## design/flow/design.v

```verilog
`timescale 1ns / 1ps
module clock_div  #(
	parameter int COUNT_VAL = 1)(
    input logic clock,
    input logic reset,
    output logic div_clock,
    output logic tick
    );
logic [$clog2(COUNT_VAL):0] count;
localparam COUNT_VAL_n = COUNT_VAL / 2;
assign tick = (count == COUNT_VAL_n - 1) && (div_clock == 1'b0);
always_ff @(posedge clock or posedge reset)
    begin
        if(reset) begin
           count <= 'b0;
           div_clock <= 'b0;
         end
         else if (count == COUNT_VAL_n -1) begin
           count <= 'b0;
           div_clock <= ~div_clock;
         end
         else begin
           count <= count +1;
           div_clock <= div_clock; 
         end
    end
endmodule
`timescale 1ns / 1ps
module vga_controller #( 
    parameter h_actv_pixel = 640,
    parameter h_sync_pulse = 96,
    parameter h_back_porch = 48,
    parameter h_front_porch = 16,
    parameter h_sync_pol = 0,
    parameter v_actv_pixel = 480,
    parameter v_sync_pulse = 2,
    parameter v_back_porch = 33,
    parameter v_front_porch = 10,
    parameter v_sync_pol = 0    
)(
    input logic clk,    
    input logic ce,     
    input logic reset,  
    output logic h_sync,  
    output logic v_sync,  
    output logic [11:0] h_counter_out,  
    output logic [11:0] v_counter_out,  
    output logic disp_enable   
    );
    localparam v_tot_pixel = v_sync_pulse + v_back_porch + v_actv_pixel + v_front_porch;
    localparam h_tot_pixel = h_sync_pulse + h_back_porch + h_actv_pixel + h_front_porch;
    localparam beg_of_v_sync = v_actv_pixel + v_front_porch ;
    localparam end_of_v_sync = v_sync_pulse + v_actv_pixel + v_front_porch -1 ;
    localparam beg_of_h_sync = h_actv_pixel + h_front_porch ;
    localparam end_of_h_sync = h_sync_pulse + h_actv_pixel + h_front_porch -1 ;
    logic [11:0]  v_counter;
    logic [11:0]  h_counter;
    always_ff @(posedge clk or  posedge reset )begin
        if (reset)begin     
            v_counter <= 0;  
            h_counter <= 0;
            h_sync <= ~h_sync_pol;
            v_sync <= ~v_sync_pol;
            h_counter_out <= 0;
            v_counter_out <= 0;
        end
        else if (ce) begin
            h_counter_out <= h_counter;
            v_counter_out <= v_counter;
            if (h_counter < (h_tot_pixel-1))begin
                h_counter <= h_counter + 1 ;
            end
            else begin
                h_counter <= 0;
                if (v_counter < (v_tot_pixel -1))
                    v_counter <= v_counter + 1 ;
                else 
                    v_counter <= 0;
            end
            if(h_counter >= beg_of_h_sync && h_counter <= end_of_h_sync)begin
                h_sync <= h_sync_pol; 
            end           
            else begin
                h_sync <= ~h_sync_pol;
            end
            if (v_counter >= beg_of_v_sync && v_counter <= end_of_v_sync)
                v_sync <= v_sync_pol;
            else
                v_sync <= ~v_sync_pol;
        end
    end 
    always_ff @(posedge clk or  posedge reset)begin
        if(reset)begin
            disp_enable <= 0;
        end
        else if (ce) begin
            if ((v_counter <= v_actv_pixel-1) & (h_counter <= h_actv_pixel-1) )
                disp_enable <= 1;
            else 
                disp_enable <= 0; 
            end
    end
endmodule
`timescale 1ns / 1ps
module line_drawer(
    input logic [11:0] nx0,ny0,nx1,ny1,
    input logic  disp_en,
    input logic [11:0] v_cntr,
    input logic [11:0] h_cntr,
    input logic clk,
    input logic ce,
    input logic rst, 
    input logic Vsync,
    output logic [11:0] y, x
    );
    logic [11:0] x0;
    logic [11:0] y0;
    logic [11:0] x1;
    logic [11:0] y1;
    logic [11:0] n,w;
    logic [11:0] w0,n0,w1,n1;
    localparam logic [1:0] set_drawer = 2'd0;
    localparam logic [1:0] loop_drawer = 2'd1;
    localparam logic [1:0] low_high = 2'd2;
    localparam logic [1:0] reset_state = 2'd3;
    logic [1:0] drw_s;  
    logic [11:0] dw,dn;
    int  D;
    localparam int offset_D = 32'hffff;
    logic [11:0] w_cntr;
    logic low_or_high;   
    logic n_dir ; 
    always_ff @(posedge clk or posedge rst)begin
            if(rst)begin
                x0 <= 12'd2;
                y0 <= 12'd7;
                x1 <= 12'd9;
                y1 <= 12'd2;
                w0 <= 'd0;
                n0 <= 'd0;
                w1 <= 'd0;
                n1 <= 'd0;
                n <= 'd0;
                w <= 'd0;
                dw <= 'd0;
                dn <= 'd0;
                D <= 0;
                n_dir <= 1'b0;
                low_or_high <= 1'b0;
                x <= 12'hfff;
                y <= 12'hfff;
                w_cntr <= 'd0;
                drw_s <= low_high;
            end 
            else if (ce) begin
                case(drw_s) 
                    low_high:begin
                                if(x0 >  x1 && y0 > y1 )begin
                                    if((x0 - x1) > (y0 - y1))begin
                                        low_or_high <= 1'b1 ;
                                    end
                                    else begin
                                        low_or_high <= 1'b0 ;
                                    end
                                end
                                else if(x0 >  x1 && y0 < y1 )begin
                                    if((x0 - x1) > (y1 - y0))begin
                                        low_or_high <= 1'b1 ;
                                    end
                                    else begin
                                        low_or_high <= 1'b0 ;
                                    end
                                end
                                else if(x0 <  x1 && y0 > y1 )begin
                                    if((x1 - x0) > (y0 - y1))begin
                                        low_or_high <= 1'b1 ;
                                    end
                                    else begin
                                        low_or_high <= 1'b0 ;
                                    end
                                end
                                else if(x0 <  x1 && y0 < y1 )begin
                                    if((x1 - x0) > (y1 - y0))begin
                                        low_or_high <= 1'b1 ;
                                    end
                                    else begin
                                        low_or_high <= 1'b0 ;
                                    end
                                end 
                                drw_s <= set_drawer;                                                                                            
                            end
                    set_drawer:begin
                                    if(low_or_high == 1'b1)begin  
                                        if(x0 > x1)begin 
                                            {w0, n0, w1, n1} <= {x1,y1,x0,y0}; 
                                            dw <= x0 - x1;
                                            if(y0 > y1) begin
                                                dn <= y0 - y1;
                                                D <= 2*(y0 - y1) - (x0 - x1) + offset_D; 
                                                n_dir <= 1'b0;  
                                            end
                                            else begin
                                                dn <= y1 - y0;
                                                D <= 2*(y1 - y0) - (x0 - x1) + offset_D; 
                                                n_dir <= 1'b0;  
                                            end
                                            n <= y1;
                                            w <= x1; 
                                            w_cntr <= 'd0;
                                            drw_s <= loop_drawer;
                                        end
                                        else begin
                                            {w0, n0, w1, n1} <= {x0,y0,x1,y1}; 
                                            dw <= x1 - x0;
                                            if(y1 > y0) begin
                                                dn <= y1 - y0;
                                                D <= 2*(y1 - y0) - (x1 - x0) + offset_D;
                                                n_dir <= 1'b1;  
                                            end
                                            else begin
                                                dn <= y0 - y1;
                                                D <= 2*(y0 - y1) - (x1 - x0) + offset_D;
                                                n_dir <= 1'b0;  
                                            end
                                            n <= y0;
                                            w <= x0; 
                                            w_cntr <= 'd0;
                                            drw_s <= loop_drawer;
                                        end
                                    end
                                    else begin     
                                        if(y0 > y1)begin 
                                           {w0, n0, w1, n1} <= {y1,x1,y0,x0}; 
                                           dw <= y0 - y1; 
                                           if(x0 > x1) begin
                                               dn <= x0 - x1;
                                               n_dir <= 1'b0;  
                                               D <= 2*(x0 - x1) - (y0 - y1) + offset_D;
                                           end
                                           else begin
                                               dn <= x1 - x0;
                                               n_dir <= 1'b1;  
                                               D <= 2*(x1 - x0) - (y0 - y1) + offset_D;
                                           end
                                           n <= x0;
                                           w <= y1; 
                                           w_cntr <= 'd0;
                                           drw_s <= loop_drawer;
                                        end
                                        else begin  
                                            {w0, n0, w1, n1} <= {y0,x0,y1,x1}; 
                                            dw <= y1 - y0;
                                            if(x0 > x1) begin
                                              dn <= x0 - x1;
                                              n_dir <= 1'b0;  
                                              D <= 2*(x0 - x1) - (y1 - y0) + offset_D;
                                            end
                                            else begin
                                              dn <= x1 - x0;
                                              n_dir <= 1'b1;  
                                              D <= 2*(x1 - x0) - (y1 - y0) + offset_D;
                                            end
                                            n <= x0;
                                            w <= y0; 
                                            w_cntr <= 'd0;
                                            drw_s <= loop_drawer;
                                        end
                                    end
                                end
                    loop_drawer:begin
                                    if(low_or_high == 1'b1)
                                        {x,y} <= {w,n};
                                    else
                                        {x,y} <= {n,w};
                                    if(  (low_or_high == 1'b1) && (h_cntr +1 == w0 + w_cntr) ||    ((low_or_high == 1'b0) && (v_cntr == w0 + w_cntr && h_cntr > n ) ))begin  
                                        w_cntr <= w_cntr + 1;  
                                        w <= w + 1;
                                        if( D > (12'd0 + offset_D) )begin   
                                            if(n_dir == 1'b0)begin 
                                                n <= n - 1;
                                            end
                                            if(n_dir == 1'b1)begin 
                                                n <= n + 1; 
                                            end
                                            D <= D - 2*dw  + 2*dn;
                                        end
                                        else begin
                                        D <= D + 2*dn;
                                        end
                                    end 
                                    if(((low_or_high == 1'b1) && (w_cntr + w0 == w1)) ||    ((low_or_high == 1'b0) && (w_cntr + w0 == w1+1))) begin  
                                        w_cntr <= 'd0; 
                                        n <= n0;
                                        w <= w0;
                                        drw_s <= set_drawer;   
                                    end
                                end
                endcase        
                if(x0 != nx0 || y0 != ny0 || x1 != nx1 || y1 != ny1)begin
                    {x0, y0, x1, y1} <= {nx0, ny0, nx1, ny1};
                    drw_s <= low_high;
                end
            end
        end
endmodule
`timescale 1ns / 1ps
module drawing_line_top(
    input logic clk,
    input logic rst,
    output logic Hsync,
    output logic Vsync,
    output logic [3:0] vgaRed,
    output logic [3:0] vgaGreen,
    output logic [3:0] vgaBlue,
    input logic [11:0] x0,y0,x1,y1,
    output logic disp_en,
    output logic vga_clk,
    output logic [11:0] v_cntr, h_cntr
    );
    logic  vga_clk_buff;
    logic  vga_ce;
    clock_div#(4) vga_clk_mod(.clock(clk), .reset(rst), .div_clock(vga_clk_buff), .tick(vga_ce) ); 
    logic [11:0] v_cntr_buff, h_cntr_buff;
    logic Hsync_buff, Vsync_buff, disp_en_buff;   
    vga_controller#(
         .h_actv_pixel(50), 
         .h_sync_pulse(2),
         .h_back_porch(1),
         .h_front_porch(3),
         .h_sync_pol(0),
         .v_actv_pixel(60),
         .v_sync_pulse(1),
         .v_back_porch(1),
         .v_front_porch(1),
         .v_sync_pol(0)
    ) vgatxt(.clk(clk), .ce(vga_ce), .reset(rst), .h_sync(Hsync_buff), .v_sync(Vsync_buff), .h_counter_out(h_cntr_buff), .v_counter_out(v_cntr_buff), .disp_enable(disp_en_buff));
    logic [11:0] pix_y,pix_x;  
    line_drawer drw1(.nx0(x0), .nx1(x1),.disp_en(disp_en_buff), .rst(rst), .Vsync(Vsync_buff), .ny0(y0), .ny1(y1), .v_cntr(v_cntr_buff), .h_cntr(h_cntr_buff), .clk(clk), .ce(vga_ce), .y(pix_y), .x(pix_x)); 
    logic [3:0] red_r, green_r, blue_r;  
    assign {vgaRed, vgaGreen, vgaBlue} = {red_r, green_r, blue_r}; 
    always_ff @(posedge clk or posedge rst)begin
        if (rst) begin
            {red_r, green_r, blue_r} <= {4'b0 ,4'b0 , 4'b0};
        end
        else if (vga_ce) begin
            if (( (h_cntr_buff == pix_x && v_cntr_buff == pix_y ))&& disp_en_buff == 1'b1 )begin
                {red_r, green_r, blue_r} <= {4'hf,4'b0,4'b0};
            end  
            else if (disp_en_buff == 1'b1) begin
                {red_r, green_r, blue_r} <= {4'b1111,4'b1111,4'b1111};
            end
            else begin
                {red_r, green_r, blue_r} <= {4'b0 ,4'b0 , 4'b0}; 
            end
        end
    end
    assign vga_clk = vga_clk_buff;
    always_ff @(posedge clk or posedge rst)begin
        if (rst) begin
            v_cntr <= 12'd0;
            h_cntr <= 12'd0;
            Vsync <= 1'b1;
            Hsync <= 1'b1;
            disp_en <= 1'b0;
        end
        else if (vga_ce) begin
            v_cntr <= v_cntr_buff;
            h_cntr <= h_cntr_buff;
            Vsync <= Vsync_buff;
            Hsync <= Hsync_buff;
            disp_en <= disp_en_buff;
        end
    end
endmodule
```

## design/flow/run.sh

```bash
#!/bin/bash
# the make line also repeats each setting of config.mk as NAME=value (left out here)
make -C /OpenROAD-flow-scripts/flow DESIGN_CONFIG=/design/flow/config.mk WORK_HOME=/design/flow/orfs CLKGATE_MAP_FILE= finish
```

## design/flow/config.mk

```make
export PLATFORM = sky130hd
export DESIGN_NAME = drawing_line_top
export DESIGN_NICKNAME = drawing_line_top
export VERILOG_FILES = /design/flow/design.v
export SDC_FILE = /design/flow/constraint.sdc
export NUM_CORES = 4
export LEC_CHECK = 0
export ABC_AREA = 1
export CAP_MARGIN = 20
export CORE_MARGIN = 2
export CORE_UTILIZATION = 71
export CTS_CLUSTER_DIAMETER = 394
export CTS_CLUSTER_SIZE = 99
export PLACE_DENSITY = 0.39
export SLEW_MARGIN = 20
export TNS_END_PERCENT = 10
```

## design/flow/constraint.sdc

```tcl
create_clock -name core_clock -period 3.49 [get_ports {clk}]
set_input_delay 0.6980 -clock core_clock [delete_from_list [all_inputs] [get_ports {clk}]]
set_output_delay 0.6980 -clock core_clock [all_outputs]
set_load 0.01 [all_outputs]
```

==> results.rst, run 1 <==
Physical design figures
=======================

.. list-table::
   :header-rows: 1

   * - Metric
     - Value
   * - First error
     - [ERROR GRT-0116] Global routing finished with congestion. Check the congestion regions in the DRC Viewer.
   * - Post-synth top area cell
     - dfrtp_1
   * - Max-area cell share
     - 19.5%
   * - Prevailing post-synth register cell
     - dfrtp_1
   * - HPWL Detailed
     - 93,000 um
   * - Number of rows in the core area
     - 78
   * - Async set or reset register ratio after synthesis
     - 100%
   * - Horizontal die dimension
     - 218 um
   * - Gate count of the mapped netlist
     - 4,938
   * - Last step reached
     - global routing
   * - Share of the yosys chip area belonging to registers
     - 22.5%
   * - Netlist area before placement
     - 32,400 um^2
   * - Core footprint
     - 45,200 um^2
   * - Count of input and output buffers
     - 89
   * - Post-synth area hogs
     - dfrtp_1, ha_1, nand2_1
   * - Final weighted congestion of routability-driven global placement
     - 1.14
   * - GRT Overall Usage
     - 79.5%
   * - Synthesized registers
     - 289
   * - Top-count cell post-synth
     - nand2_1
   * - Avg Synthesized Cell Area
     - 6.56 um^2
   * - Maximum clock path buffer count
     - 3
   * - Top logic cell family in the synthesized netlist
     - simple AND/OR/NAND/NOR gates
   * - Commonest cells in the synthesized netlist
     - nand2_1, inv_1, nor2_1, o21ai_0, nand3_1
   * - Xor and xnor area share after synthesis
     - 5.72%
   * - Area share of and/or/nand/nor cells after synthesis
     - 29.4%
   * - Area fraction in full adders, half adders and majority gates
     - 15.8%
   * - Number of enable flip-flop cells
     - 0
   * - H-tree level count
     - 1
   * - Placed cell areas
     - 38,200 um^2
   * - Post-synthesis cell type count
     - 61
   * - Area figure in the yosys stat output
     - 32,400 um^2
   * - Floorplan Nets
     - 5,379
   * - I/O pin count
     - 90
   * - CTS root buf
     - clkbuf_16
   * - Chip footprint
     - 47,300 um^2
   * - Fraction of the mapped netlist area in compound gates
     - 17.7%
   * - Sink Count
     - 289
   * - Yosys Instances
     - 4,938
   * - Mux share of post-synthesis cell area
     - 0.0309%
   * - Synthesis Warnings
     - 4
   * - Number of buffers created by CTS
     - 6
   * - Aggregate global routing overflow
     - 180
   * - Run status
     - aborted with a tool error
   * - Floorplan die height
     - 218 um
   * - Floorplan Utilization
     - 71.7%
   * - DP Cell Count
     - 6,082
## repair_timing
item / in CTS
pin swaps: 232
resized: 633
setup endpoints to repair: 26
setup buffers: 68
hold buffers: 0
cloned: 0
endpoints found under the hold margin: 0
## per-layer routing
| layer | track usage, % | GRT overflow |
|---|---|---|
| met1 | 80.4 | 11 |
| met2 | 94.4 | 87 |
| met3 | 64.8 | 5 |
| met5 | 46.0 | 0 |
| met4 | 76.8 | 77 |
## stage by stage
step                setup TNS [ps]  setup WS [ps]
floorplan                  -260310          -1010
global placement             -8400           -668
detailed placement          -10220           -808
CTS                          -4390           -328
==> inputs of run 2 (changes only) <==
ABC_AREA = 0   (was 1)
CAP_MARGIN = 0   (was 20)
CELL_PAD_IN_SITES_GLOBAL_PLACEMENT = 0   (was unset)
CORE_ASPECT_RATIO = 0.55   (was unset)
CORE_UTILIZATION = 70   (was 71)
CTS_CLUSTER_DIAMETER = unset   (was 394)
CTS_CLUSTER_SIZE = 26   (was 99)
HOLD_SLACK_MARGIN = -0.08   (was unset)
MAX_ROUTING_LAYER = met4   (was unset)
PLACE_DENSITY = 0.61   (was 0.39)
SETUP_SLACK_MARGIN = -0.16   (was unset)
SLEW_MARGIN = 30   (was 20)
TNS_END_PERCENT = unset   (was 10)
clock period = 4.53 ns   (was 3.49 ns; I/O delays follow)
==> results.rst, run 2 <==
Metrics
=======

.. list-table::
   :header-rows: 1

   * - Metric
     - Value
   * - Run status
     - finished with violations
   * - Failing Checks
     - setup timing
   * - Worst clock skew
     - 23.8 ps
   * - Post-synth area hogs
     - dfrtp_1, ha_1, nand2_1
   * - Xor and xnor area share after synthesis
     - 10.0%
   * - CTS tree
     - built
   * - Worst flop-to-flop path endpoint
     - drw1.D[7]
   * - CTS root buf
     - clkbuf_16
   * - Critical path data required time
     - 5050 ps
   * - Prevailing post-synth register cell
     - dfrtp_1
   * - Final ANT Viol Nets
     - 0
   * - Least-Margin Pin Slew
     - 1110 ps
   * - Post-layout period usage
     - 111%
   * - Number of rows in the core area
     - 56
   * - Yosys Instances
     - 3,915
   * - Synthesis Warnings
     - 4
   * - Avg Synthesized Cell Area
     - 7.88 um^2
   * - Synthesized registers
     - 289
   * - Latency at later pin
     - 630 ps
   * - GRT Overall Usage
     - 51.0%
   * - Post-synth top area cell
     - dfrtp_1
   * - Peak Freq
     - 199 MHz
   * - Fraction of the mapped netlist area in compound gates
     - 22.5%
   * - Count of input and output buffers
     - 89
   * - Top logic cell family in the synthesized netlist
     - AND-OR/OR-AND gates
   * - Worst setup slack for register-to-register paths
     - -500 ps
   * - Critical path's most frequent cell
     - buf_4
   * - Maximum number of pins on one net before global-route repair
     - 74
   * - Max power group
     - combinational logic
   * - Maximum clock path buffer count
     - 3
   * - End of the worst hold path
     - Hsync
   * - Combinational fraction of design power
     - 69.8%
   * - Arrival time at the worst endpoint
     - 5550 ps
   * - Wire length per cell after detailed routing
     - 26.4 um
   * - Share of the yosys chip area belonging to registers
     - 23.6%
   * - Peak supply drop
     - 0.000485 V
   * - Final setup vio count
     - 19
   * - Gate count of the mapped netlist
     - 3,915
   * - Sw Share
     - 48.4%
   * - Buffer-and-inverter tally for the worst setup path
     - 7
   * - Post-synthesis cell type count
     - 101
   * - Number of enable flip-flop cells
     - 0
   * - RSZ-0062 raised after global routing
     - true
   * - Worst rel slew slack
     - 25.7%
   * - Vias in the first global route
     - 32.5k
   * - Pre-CTS setup slack
     - -856 ps
   * - Area fraction in full adders, half adders and majority gates
     - 16.7%
   * - Final Max Slew Viols
     - 0
   * - Endpoint of the worst setup timing path
     - drw1.D[7]
   * - Post-CTS clock slew at the launch and capture registers of the worst setup and hold paths
     - 70 ps
   * - First-pass GRT wire length
     - 179,000 um
   * - Sink Count
     - 289
   * - Netlist area before placement
     - 30,900 um^2
   * - Aggregate global routing overflow
     - 0
   * - Capturing element type of the critical path
     - flop
   * - Power per unit of standard cell area
     - 527 nW/um^2
   * - Internal
     - 10,400 uW
   * - Origin of the critical flop-to-flop path
     - drw1.x1[0]
   * - Commonest cells in the synthesized netlist
     - nand2_1, ha_1, o21ai_0, nor2_1, a21oi_1
   * - Dominant delay contributor by cell family on the critical path
     - AND-OR/OR-AND gates
   * - Async set or reset register ratio after synthesis
     - 100%
   * - Stage delay of the slowest cell on the critical path
     - 540 ps
   * - End-of-flow core utilization
     - 89.0%
   * - Ordered cell list for the critical path
     - inv_2 > ha_2 > inv_1 > fa_2 > buf_4 > buf_4 > xor2_4 > buf_4 > ha_4 > ha_1 > a21o_1 > a21o_1 > a21oi_2 > inv_1 > a21oi_1 > xnor2_1 > nand2_1 > a311oi_2 > buf_4 > a311oi_2 > o31ai_1
   * - P_comb
     - 14,100 uW
   * - WP depth
     - 21
   * - I/O pin count
     - 90
   * - Leak
     - 0.0182 uW
   * - Final weighted congestion of routability-driven global placement
     - 1.09
   * - H-tree level count
     - 1
   * - Max-cap violation count
     - 0
   * - Worst setup SP type
     - flop
   * - Max-area cell share
     - 20.5%
   * - Fill cell instance count of the final layout
     - 2,070
   * - Worst-case setup margin in the final layout
     - -497 ps
   * - Synth-to-Final Area Change
     - 24.0%
   * - Placed cell areas
     - 35,500 um^2
   * - Floorplan Nets
     - 4,356
   * - Area share of and/or/nand/nor cells after synthesis
     - 19.3%
   * - HPWL Detailed
     - 88,700 um
   * - Power drawn by the sequential cells
     - 3200 uW
   * - Type of the worst setup path
     - reg2reg
   * - Number of antenna violations at the first check in global routing
     - 7
   * - Core footprint
     - 43,000 um^2
   * - Floorplan die height
     - 160 um
   * - Chip footprint
     - 45,900 um^2
   * - Total iterations of the first detailed-routing run
     - 22
   * - Overall power after layout
     - 20,200 uW
   * - Portion of total power attributed to the clock network
     - 14.4%
   * - Via count
     - 36.0k
   * - Drt first-iter violations
     - 7,476
   * - Worst-case reg-to-reg path depth
     - 21
   * - Floorplan Utilization
     - 71.7%
   * - Startpoint of the most critical hold path
     - Hsync
   * - Worst Hold Depth
     - 2
   * - Mux share of post-synthesis cell area
     - 2.38%
   * - Final Net Count
     - 4,774
   * - Top-count cell post-synth
     - nand2_1
   * - Routed vias/inst
     - 7.28
   * - Sequential fraction of design power
     - 15.9%
   * - Worst Setup SP
     - drw1.x1[0]
   * - Power dissipated by switching net loads
     - 9760 uW
   * - Final Hold Vio Count
     - 0
   * - Path class of the lowest-slack min-delay path
     - reg2reg
   * - Detailed-route DRC error count
     - 0
   * - Clock net power
     - 2900 uW
   * - Number of logged tool warnings
     - 97
   * - Count of hold-fix buffers inserted at cts
     - 0
   * - Post-Route WL
     - 131,000 um
   * - Number of buffers created by CTS
     - 29
   * - Horizontal die dimension
     - 287 um
   * - Period minus WS final
     - 5030 ps
   * - Final instance area
     - 38,300 um^2
   * - CP Max Fanout
     - 5
   * - Slowest-stage cell, CP
     - a21oi_1
   * - Area figure in the yosys stat output
     - 30,900 um^2
## run 2: final cells by class
| class | instances | area (um^2) | share of cell area, % |
|---|---|---|---|
| clock buffer | 38 | 820 | 2.14 |
| timing repair buffer | 592 | 4920 | 12.9 |
| multi-input combinational | 3190 | 23400 | 61.0 |
| tap | 580 | 726 | 1.90 |
| sequential | 289 | 7280 | 19.0 |
| inverter | 231 | 873 | 2.28 |
| antenna | 8 | 20.0 | 0.0523 |
| clock inverter | 15 | 275 | 0.719 |
## run 2: stage by stage
stage	cells	setup TNS (ps)	hold WS [ps]
floorplan	3915	-46020	431
global placement	4849	-3220	446
detailed placement	4851	-5300	450
CTS	4908	-2480	461
global route	4942	-6880	476
finish	4943	-5140	458
## run 2: timing repair
item | in CTS | in global routing
buffers inserted | 5 | 33
cloned | 0 | 0
setup endpoints to repair | 12 | 32
pin swaps | 14 | 86
resized | 90 | 208
## run 2: layer usage
layer / vias to the layer above / GRT usage, % / part of all wire (%) / wire length [um]
met5: - / - / 0 / 0
li1: 14700 / - / - / -
met2: 3668 / 70.5 / 39 / 51000
met1: 16400 / 67.2 / 35 / 45400
met4: 0 / 20.3 / 7.9 / 10300
met3: 1271 / 18.6 / 18 / 24000
==> inputs of run 3 (changes only) <==
ABC_AREA = 1   (was 0)
CORE_ASPECT_RATIO = 0.97   (was 0.55)
CTS_CLUSTER_SIZE = 75   (was 26)
==> results.rst, run 3 <==
Metrics
=======

.. list-table::
   :header-rows: 1

   * - Metric
     - Value
   * - WP depth
     - 23
   * - Synthesized registers
     - 289
   * - Synthesis Warnings
     - 4
   * - Worst clock skew
     - 36.5 ps
   * - Wire length per cell after detailed routing
     - 21.4 um
   * - Prevailing post-synth register cell
     - dfrtp_1
   * - Origin of the critical flop-to-flop path
     - drw1.y0[2]
   * - Maximum number of pins on one net before global-route repair
     - 116
   * - Sink Count
     - 289
   * - Sw Share
     - 48.8%
   * - End-of-flow core utilization
     - 79.0%
   * - Total iterations of the first detailed-routing run
     - 17
   * - Pre-CTS setup slack
     - -37.2 ps
   * - Critical path's most frequent cell
     - nand2_1
   * - Latency at later pin
     - 620 ps
   * - Power drawn by the sequential cells
     - 2720 uW
   * - Run status
     - finished with violations
   * - CTS root buf
     - clkbuf_16
   * - Final instance area
     - 36,100 um^2
   * - Area share of and/or/nand/nor cells after synthesis
     - 29.4%
   * - Netlist area before placement
     - 32,400 um^2
   * - Count of input and output buffers
     - 89
   * - Fill cell instance count of the final layout
     - 3,287
   * - Worst Setup SP
     - drw1.y0[2]
   * - Top-count cell post-synth
     - nand2_1
   * - Power dissipated by switching net loads
     - 6510 uW
   * - Final setup vio count
     - 1
   * - Failing Checks
     - setup timing
   * - Commonest cells in the synthesized netlist
     - nand2_1, inv_1, nor2_1, o21ai_0, nand3_1
   * - Vias in the first global route
     - 34.8k
   * - HPWL Detailed
     - 91,400 um
   * - Max-cap violation count
     - 0
   * - Least-Margin Pin Slew
     - 839 ps
   * - Floorplan die height
     - 216 um
   * - Core footprint
     - 45,700 um^2
   * - Worst Hold Depth
     - 2
   * - Period minus WS final
     - 4540 ps
   * - Top logic cell family in the synthesized netlist
     - simple AND/OR/NAND/NOR gates
   * - Type of the worst setup path
     - reg2reg
   * - Buffer-and-inverter tally for the worst setup path
     - 2
   * - H-tree level count
     - 1
   * - Placed cell areas
     - 34,900 um^2
   * - Portion of total power attributed to the clock network
     - 19.8%
   * - Area fraction in full adders, half adders and majority gates
     - 15.8%
   * - Leak
     - 0.0182 uW
   * - Number of buffers created by CTS
     - 31
   * - Via count
     - 37.3k
   * - Internal
     - 6830 uW
   * - Post-synth area hogs
     - dfrtp_1, ha_1, nand2_1
   * - CP Max Fanout
     - 6
   * - Aggregate global routing overflow
     - 0
   * - Mux share of post-synthesis cell area
     - 0.0309%
   * - Post-synthesis cell type count
     - 61
   * - Final ANT Viol Nets
     - 0
   * - Number of antenna violations at the first check in global routing
     - 4
   * - Share of the yosys chip area belonging to registers
     - 22.5%
   * - Maximum clock path buffer count
     - 3
   * - Number of logged tool warnings
     - 99
   * - RSZ-0062 raised after global routing
     - true
   * - Number of enable flip-flop cells
     - 0
   * - Critical path data required time
     - 5030 ps
   * - GRT Overall Usage
     - 50.9%
   * - Fraction of the mapped netlist area in compound gates
     - 17.7%
   * - Final Hold Vio Count
     - 0
   * - Drt first-iter violations
     - 5,620
   * - Endpoint of the worst setup timing path
     - drw1.D[15]
   * - Xor and xnor area share after synthesis
     - 5.72%
   * - Post-layout period usage
     - 100%
   * - Final Max Slew Viols
     - 0
   * - Combinational fraction of design power
     - 59.8%
   * - Routed vias/inst
     - 6.52
   * - Worst setup slack for register-to-register paths
     - -10 ps
   * - Clock net power
     - 2640 uW
   * - Startpoint of the most critical hold path
     - disp_en
   * - I/O pin count
     - 90
   * - Worst rel slew slack
     - 44.1%
   * - Async set or reset register ratio after synthesis
     - 100%
   * - End of the worst hold path
     - disp_en
   * - Floorplan Utilization
     - 70.9%
   * - Post-CTS clock slew at the launch and capture registers of the worst setup and hold paths
     - 70 ps
   * - Slowest-stage cell, CP
     - dfstp_2
   * - Final weighted congestion of routability-driven global placement
     - 1.17
   * - Post-synth top area cell
     - dfrtp_1
   * - Peak supply drop
     - 0.000309 V
   * - Worst setup SP type
     - flop
   * - Chip footprint
     - 48,000 um^2
   * - Path class of the lowest-slack min-delay path
     - reg2reg
   * - Dominant delay contributor by cell family on the critical path
     - adder cells
   * - Avg Synthesized Cell Area
     - 6.56 um^2
   * - Stage delay of the slowest cell on the critical path
     - 580 ps
   * - Count of hold-fix buffers inserted at cts
     - 0
   * - Gate count of the mapped netlist
     - 4,938
   * - Number of rows in the core area
     - 77
   * - Arrival time at the worst endpoint
     - 5040 ps
   * - P_comb
     - 7980 uW
   * - Area figure in the yosys stat output
     - 32,400 um^2
   * - Horizontal die dimension
     - 222 um
   * - Max power group
     - combinational logic
   * - Post-Route WL
     - 123,000 um
   * - Final Net Count
     - 5,542
   * - Synth-to-Final Area Change
     - 11.4%
   * - Yosys Instances
     - 4,938
   * - Max-area cell share
     - 19.5%
   * - Power per unit of standard cell area
     - 370 nW/um^2
   * - First-pass GRT wire length
     - 188,000 um
   * - Worst-case setup margin in the final layout
     - -14.5 ps
   * - Detailed-route DRC error count
     - 0
   * - Worst flop-to-flop path endpoint
     - drw1.D[15]
   * - Peak Freq
     - 220 MHz
   * - Floorplan Nets
     - 5,379
   * - Capturing element type of the critical path
     - flop
   * - Sequential fraction of design power
     - 20.4%
   * - Worst-case reg-to-reg path depth
     - 23
   * - CTS tree
     - built
   * - Ordered cell list for the critical path
     - ha_2 > a21oi_1 > o21ai_0 > buf_4 > nand2_1 > nand3_1 > xnor2_2 > inv_1 > ha_1 > ha_1 > nand2_1 > nor2_1 > nand3_1 > nand4_1 > nand2_1 > nand3_1 > o21ai_0 > nand2_1 > o21ai_0 > nand2_1 > nand2_1 > a21oi_2 > o21ai_1
[run 3: through the flow]
step | setup TNS [ps] | hold WS [ps] | total power, uW | cells
2_1_floorplan | -45490 | 448 | 7620 | 4938
3_3_place_gp | 0 | 457 | 10200 | 5660
3_5_place_dp | -37.2 | 472 | 10200 | 5660
4_1_cts | -71.1 | 492 | 12800 | 5718
5_1_grt | -1450 | 509 | 14000 | 5722
6_report | -14.5 | 490 | 13300 | 5723
[run 3: cell type report]
type	instances	area, um^2	area share, %
multi-input cells	3911	22300	61.9
repair buffers	301	2550	7.07
well taps	592	741	2.05
flip-flops and latches	289	7280	20.2
clock buffers	43	871	2.41
inverters	567	2130	5.91
diodes	5	12.5	0.0347
clock inverters	15	160	0.444
[run 3: routing by layer]
metal	vias up	global-route usage, %	part of all wire, %
met5	-	-	0
met2	2987	75.5	42
li1	16700	-	-
met4	0	29.7	7.7
met1	16800	61.7	36
met3	791	15.1	15
[run 3: what timing repair did]
item / 4_1_cts / 5_1_grt
resized: 0 / 34
setup buffers: 0 / 0
endpoints found under the setup margin: 0 / 10
==> inputs of run 4 (changes only) <==
ABC_AREA = 0   (was 1)
CAP_MARGIN = 20   (was 0)
CELL_PAD_IN_SITES_GLOBAL_PLACEMENT = unset   (was 0)
CORE_ASPECT_RATIO = 0.66   (was 0.97)
CORE_UTILIZATION = 40   (was 70)
CTS_CLUSTER_SIZE = 81   (was 75)
HOLD_SLACK_MARGIN = unset   (was -0.08)
PLACE_DENSITY = unset   (was 0.61)
SETUP_SLACK_MARGIN = unset   (was -0.16)
SLEW_MARGIN = 20   (was 30)
clock period = 10.0 ns   (was 4.53 ns; I/O delays follow)
==> results.rst, run 4 <==
Metrics
=======

.. list-table::
   :header-rows: 1

   * - Metric
     - Value
   * - Buffer-and-inverter tally for the worst setup path
     - 2
   * - Floorplan Nets
     - 4,356
   * - Arrival time at the worst endpoint
     - 6640 ps
   * - Resized cells post-CTS
     - 0
   * - Mux share of post-synthesis cell area
     - 2.38%
   * - CTS tree
     - built
   * - Worst Hold Depth
     - 2
   * - Post-synthesis cell type count
     - 101
   * - Number of buffers created by CTS
     - 34
   * - Stage delay of the slowest cell on the critical path
     - 940 ps
   * - Peak Freq
     - 160 MHz
   * - Post-Route WL
     - 112,000 um
   * - Fill cell instance count of the final layout
     - 7,666
   * - P_comb
     - 4710 uW
   * - Worst-case reg-to-reg path depth
     - 21
   * - Run status
     - complete, no violations
   * - Slowest-stage cell, CP
     - o41ai_1
   * - Leak
     - 0.0157 uW
   * - Share of the yosys chip area belonging to registers
     - 23.6%
   * - Buffer count from post-CTS setup fixing
     - 0
   * - Worst Setup SP
     - drw1.x0[1]
   * - Max power group
     - combinational logic
   * - Capturing element type of the critical path
     - flop
   * - Worst clock skew
     - 33.2 ps
   * - Count of input and output buffers
     - 89
   * - Path class of the lowest-slack min-delay path
     - reg2reg
   * - Synthesized registers
     - 289
   * - Area occupied by multi-input gates
     - 22,000 um^2
   * - Number of enable flip-flop cells
     - 0
   * - Final weighted congestion of routability-driven global placement
     - 1.00
   * - Post-layout period usage
     - 62.3%
   * - Footprint of the flip-flops and latches
     - 7280 um^2
   * - Top-count cell post-synth
     - nand2_1
   * - Power dissipated by switching net loads
     - 3630 uW
   * - Post-synth area hogs
     - dfrtp_1, ha_1, nand2_1
   * - Synth-to-Final Area Change
     - 9.66%
   * - Max-area cell share
     - 20.5%
   * - Internal
     - 3890 uW
   * - Endpoint of the worst setup timing path
     - drw1.D[16]
   * - Area fraction in full adders, half adders and majority gates
     - 16.7%
   * - Horizontal die dimension
     - 346 um
   * - Xor and xnor area share after synthesis
     - 10.0%
   * - Worst rel slew slack
     - 21.8%
   * - Post-synth top area cell
     - dfrtp_1
   * - Area figure in the yosys stat output
     - 30,900 um^2
   * - Area share of and/or/nand/nor cells after synthesis
     - 19.3%
   * - Routed vias/inst
     - 5.89
   * - Ordered cell list for the critical path
     - inv_1 > fa_1 > a21oi_1 > o22ai_1 > o41ai_1 > o21ai_0 > xor2_1 > inv_1 > nor2_1 > nor2_1 > ha_1 > and2_1 > o21ai_0 > nand2b_1 > a221oi_1 > o21ai_0 > xor2_1 > nor2_1 > a21oi_1 > o211ai_1 > a32oi_1
   * - Combinational fraction of design power
     - 62.7%
   * - I/O pin count
     - 90
   * - Final Hold Vio Count
     - 0
   * - Period minus WS final
     - 6230 ps
   * - Count of hold-fix buffers inserted at cts
     - 0
   * - Post-route setup TNS
     - 0 ps
   * - Synthesis Warnings
     - 4
   * - Wire length per cell after detailed routing
     - 22.8 um
   * - Netlist area before placement
     - 30,900 um^2
   * - Top logic cell family in the synthesized netlist
     - AND-OR/OR-AND gates
   * - Gate count of the mapped netlist
     - 3,915
   * - Latency at later pin
     - 580 ps
   * - Prevailing post-synth register cell
     - dfrtp_1
   * - Aggregate global routing overflow
     - 0
   * - Fraction of the mapped netlist area in compound gates
     - 22.5%
   * - HPWL Detailed
     - 87,500 um
   * - Max-cap violation count
     - 0
   * - Floorplan die height
     - 230 um
   * - Type of the worst setup path
     - reg2reg
   * - Avg Synthesized Cell Area
     - 7.88 um^2
   * - Number of antenna violations at the first check in global routing
     - 4
   * - Async set or reset register ratio after synthesis
     - 100%
   * - Floorplan Utilization
     - 40.5%
   * - GRT Overall Usage
     - 28.5%
   * - Commonest cells in the synthesized netlist
     - nand2_1, ha_1, o21ai_0, nor2_1, a21oi_1
   * - Portion of total power attributed to the clock network
     - 18.1%
   * - Final setup vio count
     - 0
   * - First-pass GRT wire length
     - 169,000 um
   * - Maximum clock path buffer count
     - 3
   * - RSZ-0062 raised after global routing
     - false
   * - Post-CTS clock slew at the launch and capture registers of the worst setup and hold paths
     - 60 ps
   * - Final ANT Viol Nets
     - 0
   * - Core footprint
     - 76,100 um^2
   * - Clock net power
     - 1360 uW
   * - Worst setup slack for register-to-register paths
     - 3770 ps
   * - Sink Count
     - 289
   * - Final Net Count
     - 4,325
   * - Sequential fraction of design power
     - 19.2%
   * - Worst flop-to-flop path endpoint
     - drw1.D[16]
   * - Final Max Slew Viols
     - 0
   * - Startpoint of the most critical hold path
     - vgatxt.h_sync
   * - Final instance area
     - 33,800 um^2
   * - Power drawn by the sequential cells
     - 1440 uW
   * - Total iterations of the first detailed-routing run
     - 5
   * - Number of rows in the core area
     - 82
   * - Dominant delay contributor by cell family on the critical path
     - AND-OR/OR-AND gates
   * - Worst setup SP type
     - flop
   * - Critical path data required time
     - 10,410 ps
   * - Yosys Instances
     - 3,915
   * - Vias in the first global route
     - 26.2k
   * - Chip footprint
     - 79,500 um^2
   * - Number of logged tool warnings
     - 94
   * - Via count
     - 29.0k
   * - Power per unit of standard cell area
     - 222 nW/um^2
   * - Detailed-route DRC error count
     - 0
   * - CP Max Fanout
     - 9
   * - WP depth
     - 21
   * - Drt first-iter violations
     - 3,042
   * - Peak supply drop
     - 0.000153 V
   * - Maximum number of pins on one net before global-route repair
     - 133
   * - End of the worst hold path
     - Hsync
   * - CTS root buf
     - clkbuf_16
   * - H-tree level count
     - 2
   * - Placed cell areas
     - 32,600 um^2
   * - Least-Margin Pin Slew
     - 1160 ps
   * - Origin of the critical flop-to-flop path
     - drw1.x0[1]
   * - Sw Share
     - 48.3%
## run 4: metrics by stage
| stage | hold WS, ps | utilization [%] | setup slack (ps) | total power, uW | cells |
|---|---|---|---|---|---|
| after global placement | 448 | 42.9 | 4190 | 5990 | 4856 |
| after CTS | 463 | 44.4 | 4000 | 7400 | 4918 |
| final | 461 | 44.5 | 3770 | 7520 | 4922 |
| after floorplan | 431 | - | 82.2 | 4750 | 3915 |
| after global routing | 487 | 44.5 | 3370 | 8060 | 4922 |
| after detailed placement | 452 | 42.9 | 4060 | 6010 | 4856 |
## run 4: metal layers
| metal | part of all wire [%] | GRT usage, % | routed length, um | vias to the layer above |
|---|---|---|---|---|
| met5 | 0 | - | 0 | - |
| met4 | 1.4 | 4.61 | 1580 | 0 |
| met3 | 13 | 10.6 | 14700 | 100 |
| met2 | 35 | 33.7 | 39800 | 1304 |
| met1 | 50 | 44.3 | 56200 | 13800 |
| li1 | - | - | - | 13800 |
## run 4: area by class of cell
cell class | count | share of cell area, %
well taps | 1008 | 3.73
clock inverters | 15 | 0.558
clock buffers | 47 | 2.93
inverters | 231 | 2.58
multi-input cells | 3190 | 64.9
flip-flops and latches | 289 | 21.5
repair buffers | 138 | 3.76
diodes | 4 | 0.0296
==> inputs of run 5 (changes only) <==
ABC_AREA = unset   (was 0)
CORE_ASPECT_RATIO = unset   (was 0.66)
CORE_UTILIZATION = 70   (was 40)
CTS_CLUSTER_SIZE = unset   (was 81)
MAX_ROUTING_LAYER = unset   (was met4)
SETUP_SLACK_MARGIN = 0.01   (was unset)
clock period = 4.58 ns   (was 10.0 ns; I/O delays follow)
==> results.rst, run 5 <==
Metrics
=======

.. list-table::
   :header-rows: 1

   * - Metric
     - Value
   * - Arrival time at the worst endpoint
     - 5310 ps
   * - Number of rows in the core area
     - 76
   * - Maximum number of pins on one net before global-route repair
     - 107
   * - Sink Count
     - 289
   * - Netlist area before placement
     - 30,900 um^2
   * - Fill cell instance count of the final layout
     - 2,020
   * - Synthesized registers
     - 289
   * - Worst Setup SP
     - drw1.y0[0]
   * - Post-CTS clock slew at the launch and capture registers of the worst setup and hold paths
     - 70 ps
   * - Total iterations of the first detailed-routing run
     - 15
   * - Power drawn by the sequential cells
     - 3100 uW
   * - Final Net Count
     - 4,754
   * - Number of buffers created by CTS
     - 34
   * - Peak Freq
     - 207 MHz
   * - Portion of total power attributed to the clock network
     - 15.3%
   * - Max-cap violation count
     - 0
   * - Horizontal die dimension
     - 214 um
   * - Wire length on met1
     - 43,300 um
   * - Power dissipated by switching net loads
     - 9250 uW
   * - Post-synthesis cell type count
     - 101
   * - Slowest-stage cell, CP
     - dfstp_2
   * - Number of antenna violations at the first check in global routing
     - 8
   * - Post-Route WL
     - 130,000 um
   * - Met2 wire len
     - 55,000 um
   * - Maximum clock path buffer count
     - 3
   * - I/O pin count
     - 90
   * - Mux share of post-synthesis cell area
     - 2.38%
   * - Area fraction in full adders, half adders and majority gates
     - 16.7%
   * - Worst-case setup margin in the final layout
     - -249 ps
   * - DP Cell Count
     - 4,792
   * - Top logic cell family in the synthesized netlist
     - AND-OR/OR-AND gates
   * - Final Hold Vio Count
     - 0
   * - GRT Overall Usage
     - 50.2%
   * - Type of the worst setup path
     - reg2reg
   * - Core footprint
     - 43,300 um^2
   * - Least-Margin Pin Slew
     - 1190 ps
   * - Worst setup slack for register-to-register paths
     - -250 ps
   * - Leak
     - 0.0182 uW
   * - Post-synth top area cell
     - dfrtp_1
   * - Clock net power
     - 2980 uW
   * - Chip footprint
     - 45,800 um^2
   * - Met3 Wirelength
     - 19,700 um
   * - Latency at later pin
     - 580 ps
   * - CTS root buf
     - clkbuf_16
   * - Endpoint of the worst setup timing path
     - drw1.D[14]
   * - Peak supply drop
     - 0.000461 V
   * - Worst rel slew slack
     - 20.2%
   * - Wire length per cell after detailed routing
     - 26.4 um
   * - Final setup vio count
     - 11
   * - Overall power after layout
     - 19,500 uW
   * - Fraction of the mapped netlist area in compound gates
     - 22.5%
   * - Area occupied by multi-input gates
     - 23,800 um^2
   * - Worst Hold Slack
     - 474 ps
   * - Number of enable flip-flop cells
     - 0
   * - Commonest cells in the synthesized netlist
     - nand2_1, ha_1, o21ai_0, nor2_1, a21oi_1
   * - Worst flop-to-flop path endpoint
     - drw1.D[14]
   * - Max-area cell share
     - 20.5%
   * - H-tree level count
     - 2
   * - First-pass GRT wire length
     - 183,000 um
   * - Top layer used by detailed routing
     - met5
   * - Gate count of the mapped netlist
     - 3,915
   * - Via count
     - 35.6k
   * - Power per unit of standard cell area
     - 503 nW/um^2
   * - Run status
     - finished with violations
   * - Stage delay of the slowest cell on the critical path
     - 570 ps
   * - Buffer-and-inverter tally for the worst setup path
     - 3
   * - Routed vias/inst
     - 7.22
   * - Final instance area
     - 38,700 um^2
   * - Combinational fraction of design power
     - 68.8%
   * - Capturing element type of the critical path
     - flop
   * - Origin of the critical flop-to-flop path
     - drw1.y0[0]
   * - Detailed-route DRC error count
     - 0
   * - Floorplan die height
     - 214 um
   * - HPWL Detailed
     - 85,300 um
   * - Top-count cell post-synth
     - nand2_1
   * - WP depth
     - 21
   * - Avg Synthesized Cell Area
     - 7.88 um^2
   * - Final ANT Viol Nets
     - 0
   * - Path class of the lowest-slack min-delay path
     - reg2reg
   * - Internal
     - 10,200 uW
   * - Area figure in the yosys stat output
     - 30,900 um^2
   * - Xor and xnor area share after synthesis
     - 10.0%
   * - P_comb
     - 13,400 uW
   * - Post-layout instance count excluding filler cells
     - 4,927
   * - Number of logged tool warnings
     - 100
   * - Async set or reset register ratio after synthesis
     - 100%
   * - CTS tree
     - built
   * - Period minus WS final
     - 4830 ps
   * - Aggregate global routing overflow
     - 0
   * - Worst clock skew
     - 27.8 ps
   * - Dominant delay contributor by cell family on the critical path
     - AND-OR/OR-AND gates
   * - Vias in the first global route
     - 33.5k
   * - Failing Checks
     - setup timing
   * - RSZ-0062 raised after global routing
     - true
   * - Worst Hold Depth
     - 2
   * - Placed cell areas
     - 35,000 um^2
   * - Sw Share
     - 47.5%
   * - Post-layout period usage
     - 105%
   * - Final weighted congestion of routability-driven global placement
     - 1.05
   * - Footprint of the flip-flops and latches
     - 7280 um^2
   * - Startpoint of the most critical hold path
     - Vsync
   * - End of the worst hold path
     - Vsync
   * - Prevailing post-synth register cell
     - dfrtp_1
   * - Max power group
     - combinational logic
   * - Drt first-iter violations
     - 6,531
   * - Area share of and/or/nand/nor cells after synthesis
     - 19.3%
   * - Critical path data required time
     - 5060 ps
   * - Synth-to-Final Area Change
     - 25.5%
   * - Share of the yosys chip area belonging to registers
     - 23.6%
   * - Sequential fraction of design power
     - 15.9%
   * - Floorplan Nets
     - 4,356
   * - Worst setup SP type
     - flop
   * - Synthesis Warnings
     - 4
   * - CP Max Fanout
     - 4
   * - Yosys Instances
     - 3,915
   * - Final Max Slew Viols
     - 0
   * - Ordered cell list for the critical path
     - inv_1 > ha_1 > inv_1 > fa_2 > a21o_1 > a21oi_2 > xnor2_1 > inv_1 > ha_1 > ha_1 > a21oi_1 > nor2b_1 > o31a_1 > o22ai_4 > o2111ai_2 > a21oi_2 > xor2_1 > nor2_1 > a211oi_2 > o21ai_2 > a32oi_1
   * - Post-synth area hogs
     - dfrtp_1, ha_1, nand2_1
   * - Worst-case reg-to-reg path depth
     - 21
   * - Floorplan Utilization
     - 71.3%
   * - Count of input and output buffers
     - 89
==> run 5: repair_timing <==
action                     4_1_cts  5_1_grt
setup endpoints to repair       38       61
gates cloned                     0        2
resized                        130      258
pin swaps                       64      115
buffers inserted                17       53
hold buffers                     0        0
==> run 5: per-layer routing <==
layer | up-vias | GRT usage (%)
met3 | 1161 | 15.0
met1 | 16400 | 61.3
met4 | 16 | 31.9
met2 | 3332 | 77.6
met5 | - | 0
li1 | 14600 | -
==> run 5: area by class of cell <==
cell class	count	share of cell area [%]
Antenna cell	3	0.0194
Tap cell	585	1.89
Multi-Input combinational cell	3190	61.5
Clock inverter	16	0.588
Clock buffer	46	2.49
Inverter	231	2.27
Timing Repair Buffer	567	12.4
Sequential cell	289	18.8
==> run 5: per-stage QoR <==
step	setup TNS, ps	worst slack, ps	utilization, %
4_1_cts	-277	-90.5	85.5
6_report	-1460	-249	89.5
2_1_floorplan	-35370	-140	-
3_5_place_dp	-4060	-641	81.0
5_1_grt	-4830	-341	89.5
3_3_place_gp	-2870	-610	81.0
==> inputs of run 6 (changes only) <==
CAP_MARGIN = 10   (was 20)
CTS_CLUSTER_DIAMETER = 354   (was unset)
HOLD_SLACK_MARGIN = -0.08   (was unset)
MAX_ROUTING_LAYER = met4   (was unset)
SETUP_SLACK_MARGIN = 0.86   (was 0.01)
clock period = 5.02 ns   (was 4.58 ns; I/O delays follow)
==> results.rst, run 6 <==
Physical design figures
=======================

.. list-table::
   :header-rows: 1

   * - Metric
     - Value
   * - Floorplan Nets
     - 4,356
   * - H-tree level count
     - 2
   * - Final weighted congestion of routability-driven global placement
     - 1.10
   * - Core footprint
     - 43,300 um^2
   * - Post-synth top area cell
     - dfrtp_1
   * - Avg Synthesized Cell Area
     - 7.88 um^2
   * - Number of rows in the core area
     - 76
   * - Area share of and/or/nand/nor cells after synthesis
     - 19.3%
   * - Mux share of post-synthesis cell area
     - 2.38%
   * - CTS root buf
     - clkbuf_16
   * - Floorplan die height
     - 214 um
   * - Number of enable flip-flop cells
     - 0
   * - Fraction of the mapped netlist area in compound gates
     - 22.5%
   * - Area figure in the yosys stat output
     - 30,900 um^2
   * - Pre-CTS setup slack
     - -84.3 ps
   * - Commonest cells in the synthesized netlist
     - nand2_1, ha_1, o21ai_0, nor2_1, a21oi_1
   * - Post-synth area hogs
     - dfrtp_1, ha_1, nand2_1
   * - Top logic cell family in the synthesized netlist
     - AND-OR/OR-AND gates
   * - Top-count cell post-synth
     - nand2_1
   * - Async set or reset register ratio after synthesis
     - 100%
   * - Last step reached
     - global routing
   * - Netlist area before placement
     - 30,900 um^2
   * - Yosys Instances
     - 3,915
   * - Area fraction in full adders, half adders and majority gates
     - 16.7%
   * - Count of input and output buffers
     - 89
   * - Number of buffers created by CTS
     - 34
   * - Post-synthesis cell type count
     - 101
   * - Chip footprint
     - 45,800 um^2
   * - Floorplan Utilization
     - 71.3%
   * - I/O pin count
     - 90
   * - Gate count of the mapped netlist
     - 3,915
   * - Synthesis Warnings
     - 4
   * - Placed cell areas
     - 33,700 um^2
   * - Run status
     - aborted with a tool error
   * - Share of the yosys chip area belonging to registers
     - 23.6%
   * - Synthesized registers
     - 289
   * - HPWL Detailed
     - 83,400 um
   * - Sink Count
     - 289
   * - Maximum clock path buffer count
     - 3
   * - Horizontal die dimension
     - 214 um
   * - Max-area cell share
     - 20.5%
   * - Xor and xnor area share after synthesis
     - 10.0%
   * - Prevailing post-synth register cell
     - dfrtp_1
==> run 6: stage by stage <==
step	cells	hold WS, ps
after CTS	4730	465
after detailed placement	4549	450
after global placement	4549	442
after floorplan	3915	431
==> run 6: what timing repair did <==
action | CTS
hold buffers | 0
hold endpoints to repair | 0
resized | 274
setup buffers | 116
setup endpoints to repair | 72
pin swaps | 165
cloned | 3
==> inputs of run 7 (changes only) <==
CAP_MARGIN = 20   (was 10)
CORE_UTILIZATION = 40   (was 70)
CTS_CLUSTER_DIAMETER = unset   (was 354)
HOLD_SLACK_MARGIN = unset   (was -0.08)
MAX_ROUTING_LAYER = unset   (was met4)
SETUP_SLACK_MARGIN = 1.37   (was 0.86)
clock period = 6.11 ns   (was 5.02 ns; I/O delays follow)
==> results.rst, run 7 <==
Metrics
=======

.. list-table::
   :header-rows: 1

   * - Metric
     - Value
   * - Run status
     - complete, no violations
   * - Post-CTS clock slew at the launch and capture registers of the worst setup and hold paths
     - 60 ps
   * - Final weighted congestion of routability-driven global placement
     - 0.942
   * - Post-layout period usage
     - 76.9%
   * - Vias in the first global route
     - 27.2k
   * - Sink Count
     - 289
   * - Final ANT Viol Nets
     - 0
   * - H-tree level count
     - 2
   * - Dominant delay contributor by cell family on the critical path
     - AND-OR/OR-AND gates
   * - Portion of total power attributed to the clock network
     - 18.0%
   * - Commonest cells in the synthesized netlist
     - nand2_1, ha_1, o21ai_0, nor2_1, a21oi_1
   * - Worst flop-to-flop path endpoint
     - drw1.D[15]
   * - Async set or reset register ratio after synthesis
     - 100%
   * - Synthesized registers
     - 289
   * - WP depth
     - 21
   * - Critical path data required time
     - 6590 ps
   * - Placed cell areas
     - 32,900 um^2
   * - Peak supply drop
     - 0.000236 V
   * - Drt first-iter violations
     - 2,792
   * - Post-Route WL
     - 108,000 um
   * - Routed vias/inst
     - 5.78
   * - Max-area cell share
     - 20.5%
   * - Critical path's most frequent cell
     - a311oi_2
   * - Area occupied by multi-input gates
     - 23,400 um^2
   * - CTS root buf
     - clkbuf_16
   * - Worst Hold Depth
     - 2
   * - Endpoint of the worst setup timing path
     - drw1.D[15]
   * - Leak
     - 0.0166 uW
   * - Fill cell instance count of the final layout
     - 7,453
   * - Post-synth top area cell
     - dfrtp_1
   * - Number of logged tool warnings
     - 99
   * - Number of buffers created by CTS
     - 37
   * - Prevailing post-synth register cell
     - dfrtp_1
   * - Slowest-stage cell, CP
     - dfstp_2
   * - Top-count cell post-synth
     - nand2_1
   * - Core footprint
     - 76,200 um^2
   * - CTS tree
     - built
   * - Post-synthesis cell type count
     - 101
   * - GRT Overall Usage
     - 26.5%
   * - Power drawn by the sequential cells
     - 2330 uW
   * - Max-cap violation count
     - 0
   * - Maximum clock path buffer count
     - 3
   * - Final Hold Vio Count
     - 0
   * - Post-synth area hogs
     - dfrtp_1, ha_1, nand2_1
   * - DP Cell Count
     - 4,904
   * - Detailed-route DRC error count
     - 0
   * - Top logic cell family in the synthesized netlist
     - AND-OR/OR-AND gates
   * - Worst setup SP type
     - flop
   * - Power dissipated by switching net loads
     - 6120 uW
   * - I/O pin count
     - 90
   * - CP Max Fanout
     - 7
   * - Final Net Count
     - 4,461
   * - Gate count of the mapped netlist
     - 3,915
   * - RSZ-0062 raised after global routing
     - true
   * - Floorplan Utilization
     - 40.5%
   * - Final setup vio count
     - 0
   * - Sequential fraction of design power
     - 17.8%
   * - Count of input and output buffers
     - 89
   * - Type of the worst setup path
     - reg2reg
   * - Number of rows in the core area
     - 101
   * - Total iterations of the first detailed-routing run
     - 6
   * - P_comb
     - 8420 uW
   * - Area figure in the yosys stat output
     - 30,900 um^2
   * - Number of antenna violations at the first check in global routing
     - 0
   * - Avg Synthesized Cell Area
     - 7.88 um^2
   * - End of the worst hold path
     - Hsync
   * - Worst setup slack for register-to-register paths
     - 1410 ps
   * - Chip footprint
     - 79,400 um^2
   * - Clock net power
     - 2360 uW
   * - Netlist area before placement
     - 30,900 um^2
   * - Via count
     - 29.3k
   * - Period minus WS final
     - 4700 ps
   * - Number of enable flip-flop cells
     - 0
   * - Area fraction in full adders, half adders and majority gates
     - 16.7%
   * - Max power group
     - combinational logic
   * - Origin of the critical flop-to-flop path
     - drw1.y0[0]
   * - Mux share of post-synthesis cell area
     - 2.38%
   * - Worst Hold Slack
     - 459 ps
   * - Horizontal die dimension
     - 282 um
   * - Buffer-and-inverter tally for the worst setup path
     - 3
   * - Least-Margin Pin Slew
     - 1020 ps
   * - Floorplan Nets
     - 4,356
   * - Path class of the lowest-slack min-delay path
     - reg2reg
   * - Synth-to-Final Area Change
     - 18.5%
   * - Peak Freq
     - 213 MHz
   * - Startpoint of the most critical hold path
     - vgatxt.h_sync
   * - Xor and xnor area share after synthesis
     - 10.0%
   * - Footprint of the flip-flops and latches
     - 7290 um^2
   * - Aggregate global routing overflow
     - 0
   * - Floorplan die height
     - 282 um
   * - Stage delay of the slowest cell on the critical path
     - 590 ps
   * - HPWL Detailed
     - 80,700 um
   * - Synthesis Warnings
     - 4
   * - Post-route setup TNS
     - 0 ps
   * - Power per unit of standard cell area
     - 358 nW/um^2
   * - Combinational fraction of design power
     - 64.3%
   * - First-pass GRT wire length
     - 164,000 um
   * - Wire length per cell after detailed routing
     - 21.3 um
   * - Maximum number of pins on one net before global-route repair
     - 115
   * - Ordered cell list for the critical path
     - ha_4 > inv_1 > fa_2 > nand4_1 > a31oi_2 > nor2_1 > o21ai_0 > xor2_1 > buf_4 > buf_6 > xnor2_1 > ha_1 > a21oi_2 > nor2b_1 > or3_1 > o221a_2 > a2111oi_4 > a311oi_2 > a311oi_2 > o32ai_1 > a31oi_1
   * - Final instance area
     - 36,600 um^2
   * - Yosys Instances
     - 3,915
   * - Count of hold-fix buffers inserted at cts
     - 0
   * - Capturing element type of the critical path
     - flop
   * - Worst rel slew slack
     - 31.6%
   * - Post-layout instance count excluding filler cells
     - 5,079
   * - Latency at later pin
     - 580 ps
   * - Share of the yosys chip area belonging to registers
     - 23.6%
   * - Final Max Slew Viols
     - 0
   * - Total inserted antenna cells
     - 0
   * - Fraction of the mapped netlist area in compound gates
     - 22.5%
   * - Worst-case reg-to-reg path depth
     - 21
   * - Internal
     - 6980 uW
   * - Area share of and/or/nand/nor cells after synthesis
     - 19.3%
   * - Sw Share
     - 46.7%
   * - Worst clock skew
     - 29.1 ps
   * - Worst Setup SP
     - drw1.y0[0]
   * - Arrival time at the worst endpoint
     - 5180 ps
==> run 7: final cells by class <==
cell class                 instances  share of cell area (%)
clock buffer                      52                    2.88
clock inverter                    16                   0.595
inverter                         231                    2.46
multi-input combinational       3191                    64.1
sequential                       289                    19.9
tap                             1030                    3.52
timing repair buffer             270                    6.50
==> run 7: metrics by stage <==
step / power, uW / setup WS, ps / util, %
floorplan: 7780 / 1080 / -
global placement: 9750 / 415 / 43.2
detailed placement: 9770 / 417 / 43.2
CTS: 12400 / 1290 / 45.9
global route: 14000 / 1240 / 48.0
finish: 13100 / 1410 / 48.0
==> run 7: timing repair <==
action	in CTS	in global routing
setup endpoints to repair	59	35
cloned	0	3
hold endpoints to repair	0	0
setup buffers	31	73
resized	116	220
pin swaps	23	81
==> run 7: metal layers <==
metal	track usage (%)	vias to the layer above	part of all wire (%)	wire length, um
met5	0	-	0	0
met4	8.84	0	3.6	3920
met3	2.97	200	6.3	6780
met2	41.7	1011	45	48800
met1	37.7	14100	45	49000
li1	-	14100	-	-
==> inputs of run 8 (changes only) <==
ABC_AREA = 1   (was unset)
CAP_MARGIN = 10   (was 20)
CORE_UTILIZATION = 72   (was 40)
CTS_CLUSTER_DIAMETER = 213   (was unset)
CTS_CLUSTER_SIZE = 14   (was unset)
PLACE_DENSITY_LB_ADDON = 0.13   (was unset)
SETUP_SLACK_MARGIN = 2.64   (was 1.37)
clock period = 9.31 ns   (was 6.11 ns; I/O delays follow)
==> results.rst, run 8 <==
Metrics
=======

.. list-table::
   :header-rows: 1

   * - Metric
     - Value
   * - Resized cells post-CTS
     - 0
   * - Capturing element type of the critical path
     - flop
   * - Floorplan die height
     - 216 um
   * - Critical path data required time
     - 9780 ps
   * - Netlist area before placement
     - 32,400 um^2
   * - P_comb
     - 3590 uW
   * - H-tree level count
     - 1
   * - CP Max Fanout
     - 8
   * - First-pass GRT wire length
     - 180,000 um
   * - Post-synthesis cell type count
     - 61
   * - Leak
     - 0.0171 uW
   * - Chip footprint
     - 46,700 um^2
   * - Post-layout period usage
     - 60.4%
   * - Power dissipated by switching net loads
     - 3040 uW
   * - Sequential fraction of design power
     - 22.6%
   * - Top logic cell family in the synthesized netlist
     - simple AND/OR/NAND/NOR gates
   * - Worst setup SP type
     - flop
   * - Number of enable flip-flop cells
     - 0
   * - Run status
     - complete, no violations
   * - Stage delay of the slowest cell on the critical path
     - 620 ps
   * - Post-synth top area cell
     - dfrtp_1
   * - Buffer-and-inverter tally for the worst setup path
     - 2
   * - Core footprint
     - 44,300 um^2
   * - Count of hold-fix buffers inserted at cts
     - 0
   * - Aggregate global routing overflow
     - 0
   * - Synth-to-Final Area Change
     - 5.59%
   * - Number of logged tool warnings
     - 95
   * - Max-area cell share
     - 19.5%
   * - Vias in the first global route
     - 33.1k
   * - Peak Freq
     - 178 MHz
   * - Sw Share
     - 51.3%
   * - Latency at later pin
     - 580 ps
   * - Post-route setup TNS
     - 0 ps
   * - I/O pin count
     - 90
   * - End of the worst hold path
     - Hsync
   * - Total iterations of the first detailed-routing run
     - 10
   * - Arrival time at the worst endpoint
     - 6090 ps
   * - Mux share of post-synthesis cell area
     - 0.0309%
   * - Final setup vio count
     - 0
   * - Internal
     - 2880 uW
   * - Prevailing post-synth register cell
     - dfrtp_1
   * - Gate count of the mapped netlist
     - 4,938
   * - Ordered cell list for the critical path
     - inv_1 > ha_1 > nand2_1 > o21ai_0 > a21o_1 > xor2_1 > inv_1 > ha_1 > ha_1 > a21oi_1 > o21ai_0 > or2_2 > a31oi_1 > o21ai_0 > nand3_1 > nand3_1 > nand2_1 > nor2_1 > a21oi_1
   * - Fraction of the mapped netlist area in compound gates
     - 17.7%
   * - Final Hold Vio Count
     - 0
   * - Floorplan Nets
     - 5,379
   * - Count of input and output buffers
     - 89
   * - Slowest-stage cell, CP
     - dfstp_2
   * - Peak supply drop
     - 0.000174 V
   * - CTS tree
     - built
   * - RSZ-0062 raised after global routing
     - false
   * - Maximum clock path buffer count
     - 3
   * - Max power group
     - combinational logic
   * - Via count
     - 36.3k
   * - Power drawn by the sequential cells
     - 1340 uW
   * - Sink Count
     - 289
   * - Number of antenna violations at the first check in global routing
     - 7
   * - Horizontal die dimension
     - 216 um
   * - Post-CTS clock slew at the launch and capture registers of the worst setup and hold paths
     - 70 ps
   * - Floorplan Utilization
     - 73.1%
   * - Final Max Slew Viols
     - 0
   * - Share of the yosys chip area belonging to registers
     - 22.5%
   * - WP depth
     - 19
   * - Power per unit of standard cell area
     - 173 nW/um^2
   * - Buffer count from post-CTS setup fixing
     - 0
   * - End-of-flow core utilization
     - 77.2%
   * - Area figure in the yosys stat output
     - 32,400 um^2
   * - Post-synth area hogs
     - dfrtp_1, ha_1, nand2_1
   * - Origin of the critical flop-to-flop path
     - drw1.y1[1]
   * - Dominant delay contributor by cell family on the critical path
     - AND-OR/OR-AND gates
   * - Period minus WS final
     - 5630 ps
   * - Least-Margin Pin Slew
     - 1300 ps
   * - Area fraction in full adders, half adders and majority gates
     - 15.8%
   * - Path class of the lowest-slack min-delay path
     - reg2reg
   * - Worst setup slack for register-to-register paths
     - 3680 ps
   * - Commonest cells in the synthesized netlist
     - nand2_1, inv_1, nor2_1, o21ai_0, nand3_1
   * - Worst-case reg-to-reg path depth
     - 19
   * - Post-Route WL
     - 117,000 um
   * - Async set or reset register ratio after synthesis
     - 100%
   * - Clock net power
     - 997 uW
   * - Yosys Instances
     - 4,938
   * - Xor and xnor area share after synthesis
     - 5.72%
   * - Combinational fraction of design power
     - 60.6%
   * - Max-cap violation count
     - 0
   * - Top-count cell post-synth
     - nand2_1
   * - Detailed-route DRC error count
     - 0
   * - Worst clock skew
     - 25.8 ps
   * - HPWL Detailed
     - 87,100 um
   * - Routed vias/inst
     - 6.58
   * - Worst Setup SP
     - drw1.y1[1]
   * - Final Net Count
     - 5,349
   * - Wire length per cell after detailed routing
     - 21.2 um
   * - Number of buffers created by CTS
     - 24
   * - CTS root buf
     - clkbuf_16
   * - Drt first-iter violations
     - 5,977
   * - Endpoint of the worst setup timing path
     - drw1.D[8]
   * - Startpoint of the most critical hold path
     - Hsync
   * - Worst Hold Depth
     - 2
   * - Avg Synthesized Cell Area
     - 6.56 um^2
   * - Worst rel slew slack
     - 12.4%
   * - Number of rows in the core area
     - 77
   * - Final ANT Viol Nets
     - 0
   * - Area share of and/or/nand/nor cells after synthesis
     - 29.4%
   * - Synthesized registers
     - 289
   * - Final weighted congestion of routability-driven global placement
     - 1.16
   * - Worst flop-to-flop path endpoint
     - drw1.D[8]
   * - Portion of total power attributed to the clock network
     - 16.8%
   * - Maximum number of pins on one net before global-route repair
     - 170
   * - Type of the worst setup path
     - reg2reg
   * - Synthesis Warnings
     - 4
   * - GRT Overall Usage
     - 48.5%
[run 8: cell type report]
type,instances,area [um^2]
Inverter,567,2130
Tap cell,592,741
Clock inverter,2,23.8
Antenna cell,2,5.00
Fill cell,3413,10100
Sequential cell,289,7280
Timing Repair Buffer,115,1100
Clock buffer,42,668
Multi-Input combinational cell,3911,22200
[run 8: metal layers]
| metal | wire, um | global-route usage [%] |
|---|---|---|
| met2 | 49100 | 74.0 |
| met3 | 16900 | 13.9 |
| met1 | 42800 | 62.9 |
| met5 | 52 | 0 |
| met4 | 7910 | 24.2 |
[run 8: metrics by stage]
step                instances  worst slack (ps)  total power (uW)  hold WS (ps)  area, um^2
floorplan                4938              3640              3710           448       32400
finish                   5520              3680              5920           470       34200
detailed placement       5474              4020              4700           458       33500
CTS                      5518              4000              5690           470       34200
global placement         5474              3940              4690           453       33500
global route             5518              3490              6210           474       34200
Power and IR drop assume default switching activity.
